build 93:
Design axis_matvec_mul, start of the top module:
module axis_matvec_mul #(
    parameter R=8, C=8, W_X=4, W_K=3,
    localparam W_Y = W_X + W_K + $clog2(C)
)(
    input  logic clk, rstn,
    output logic s_axis_kx_tready,
    input  logic s_axis_kx_tvalid,
    input  logic [R*C*W_K + C*W_X -1:0] s_axis_kx_tdata,
    input  logic m_axis_y_tready,
    output logic m_axis_y_tvalid,
    output logic [R*W_Y-1:0] m_axis_y_tdata
);
export LEC_CHECK = 0
export CAP_MARGIN = 25
export CORE_MARGIN = 10
export CORE_UTILIZATION = 49
export CTS_CLUSTER_DIAMETER = 105
export MIN_ROUTING_LAYER = met2
export PLACE_DENSITY_LB_ADDON = 0.06
export SLEW_MARGIN = 30
create_clock -name core_clock -period 5.24 [get_ports {clk}]
run.sh (not shown) runs the stock make flow with config.mk's settings and CLKGATE_MAP_FILE=.
Build 93 went all the way through the flow, and no timing, DRC or antenna check failed.
Relative to build 93, the following input files were edited for build 60:
==> flow/config.mk <==
export PLATFORM = sky130hd
export DESIGN_NAME = axis_matvec_mul
export DESIGN_NICKNAME = axis_matvec_mul
export VERILOG_FILES = /design/flow/design.v
export SDC_FILE = /design/flow/constraint.sdc
export NUM_CORES = 4
export LEC_CHECK = 0
export ABC_AREA = 1
export CAP_MARGIN = 20
export CORE_MARGIN = 2
export CORE_UTILIZATION = 72
export CTS_CLUSTER_DIAMETER = 226
export CTS_CLUSTER_SIZE = 10
export SETUP_SLACK_MARGIN = 0.3
export SLEW_MARGIN = 20
==> flow/constraint.sdc <==
create_clock -name core_clock -period 1.88 [get_ports {clk}]
set_input_delay 0.3760 -clock core_clock [delete_from_list [all_inputs] [get_ports {clk}]]
set_output_delay 0.3760 -clock core_clock [all_outputs]
set_load 0.01 [all_outputs]
--- outcome ---
Build 93: done, clean on timing, DRC and antenna
Final checks on build 60, whose flow otherwise completed, came back failing, citing negative setup slack.
Changes observed in build 60 relative to build 93: critical path depth up 6, post-route met1 wirelength rose 94 mm, insertion delay at the late pin of the worst-skew pair about even, die area went down by 35%.
Build 93 -> build 60: yosys synthesis chip area increased by a few percent
Edits applied to the flow inputs when going from build 60 to build 49:
==> flow/config.mk <==
export PLATFORM = sky130hd
export DESIGN_NAME = axis_matvec_mul
export DESIGN_NICKNAME = axis_matvec_mul
export VERILOG_FILES = /design/flow/design.v
export SDC_FILE = /design/flow/constraint.sdc
export NUM_CORES = 4
export LEC_CHECK = 0
export CAP_MARGIN = 5
export CORE_ASPECT_RATIO = 0.92
export CORE_MARGIN = 2
export CORE_UTILIZATION = 72
export CTS_CLUSTER_SIZE = 45
export PLACE_DENSITY = 0.65
export SETUP_SLACK_MARGIN = 0.44
export SLEW_MARGIN = 20
==> flow/constraint.sdc <==
create_clock -name core_clock -period 2.38 [get_ports {clk}]
set_input_delay 0.4760 -clock core_clock [delete_from_list [all_inputs] [get_ports {clk}]]
set_output_delay 0.4760 -clock core_clock [all_outputs]
set_load 0.01 [all_outputs]
Final period utilization: lower on build 49
Status build 49: flow complete, layout not clean - negative setup slack
For the first-pass iteration count of the detailed router, build 49 came in 3 higher than build 60 did.
Number of buffers created by CTS | build 49 below build 60
Compared with build 60, build 49 degrades total wire length.
The lower yosys synthesis chip area came out of build 49.
Delta(fraction of area in registers, build 49 - build 60) > 0
Against build 60, the final cell area of build 49 is lower.
In build 49 the via count turned out 8986 lower than in build 60.
Effective utilization at floorplan: build 60 vs build 49 — no meaningful difference
Met2 routing resource usage after global routing: build 49 vs build 60 up 0.83 points
[inputs] build 25 vs build 49
-- flow/config.mk --
<<< build 49, line 7
export LEC_CHECK = 0
export CAP_MARGIN = 5
export CORE_ASPECT_RATIO = 0.92
export CORE_MARGIN = 2
export CORE_UTILIZATION = 72
export CTS_CLUSTER_SIZE = 45
export PLACE_DENSITY = 0.65
export SETUP_SLACK_MARGIN = 0.44
>>> build 25, line 7
export LEC_CHECK = 0
export CAP_MARGIN = 20
export CORE_MARGIN = 2
export CORE_UTILIZATION = 62
export SETUP_SLACK_MARGIN = 0.44
==> flow/constraint.sdc <==
create_clock -name core_clock -period 2.75 [get_ports {clk}]
set_input_delay 0.5500 -clock core_clock [delete_from_list [all_inputs] [get_ports {clk}]]
set_output_delay 0.5500 -clock core_clock [all_outputs]
set_load 0.01 [all_outputs]
## What came out
Both conditions hold for build 25: the flow ran to the end and the final layout passed the timing, DRC and antenna checks. [compare] base=build 49 new=build 25: vias after detailed routing has decreased; count of placed standard cells in the final layout, fillers left out has decreased; summed area of non-filler cells in the final layout has decreased. Routed wire length, build 25 vs build 49: down by more than a quarter. Build 25 leaves more setup margin than build 49. Looking only at via count of the first global-routing pass, and setting everything else aside, the lower value of build 49 and build 25 goes to build 25. Build 49 → build 25: share of the core filled with cells in the final layout fell by 17 points; half-perimeter wire length after detailed placement decreased 5.5%; non-clock buffer count lower.
## Diff of input files: build 75 against build 25
-- flow/config.mk --
<<< build 25, line 9
export CORE_MARGIN = 2
export CORE_UTILIZATION = 62
export SETUP_SLACK_MARGIN = 0.44
export SLEW_MARGIN = 20
>>> build 75, line 9
export CORE_MARGIN = 2
export CORE_UTILIZATION = 40
export SETUP_SLACK_MARGIN = -0.14
export SLEW_MARGIN = 20
==> flow/constraint.sdc <==
create_clock -name core_clock -period 3.67 [get_ports {clk}]
set_input_delay 0.7340 -clock core_clock [delete_from_list [all_inputs] [get_ports {clk}]]
set_output_delay 0.7340 -clock core_clock [all_outputs]
set_load 0.01 [all_outputs]
Results
- Build 75: done, clean on timing, DRC and antenna
- Of the two candidates, build 25 has the worse vias after detailed routing and build 75 the better one.
- Changes observed in build 75 relative to build 25: routed length on met3 down about 37%, final instance area lower.
- Build 25 → build 75: post-route fraction of the period consumed by the critical path went down 12 points.
- Of build 75 and build 25, it is build 75 that has the higher diode insertion count for antenna repair.
- Build 75 falls short of build 25 in area of the placeable core.
- Build 25 reports its uppermost metal layer occupied by signal nets as met5 while build 75 reports met4.
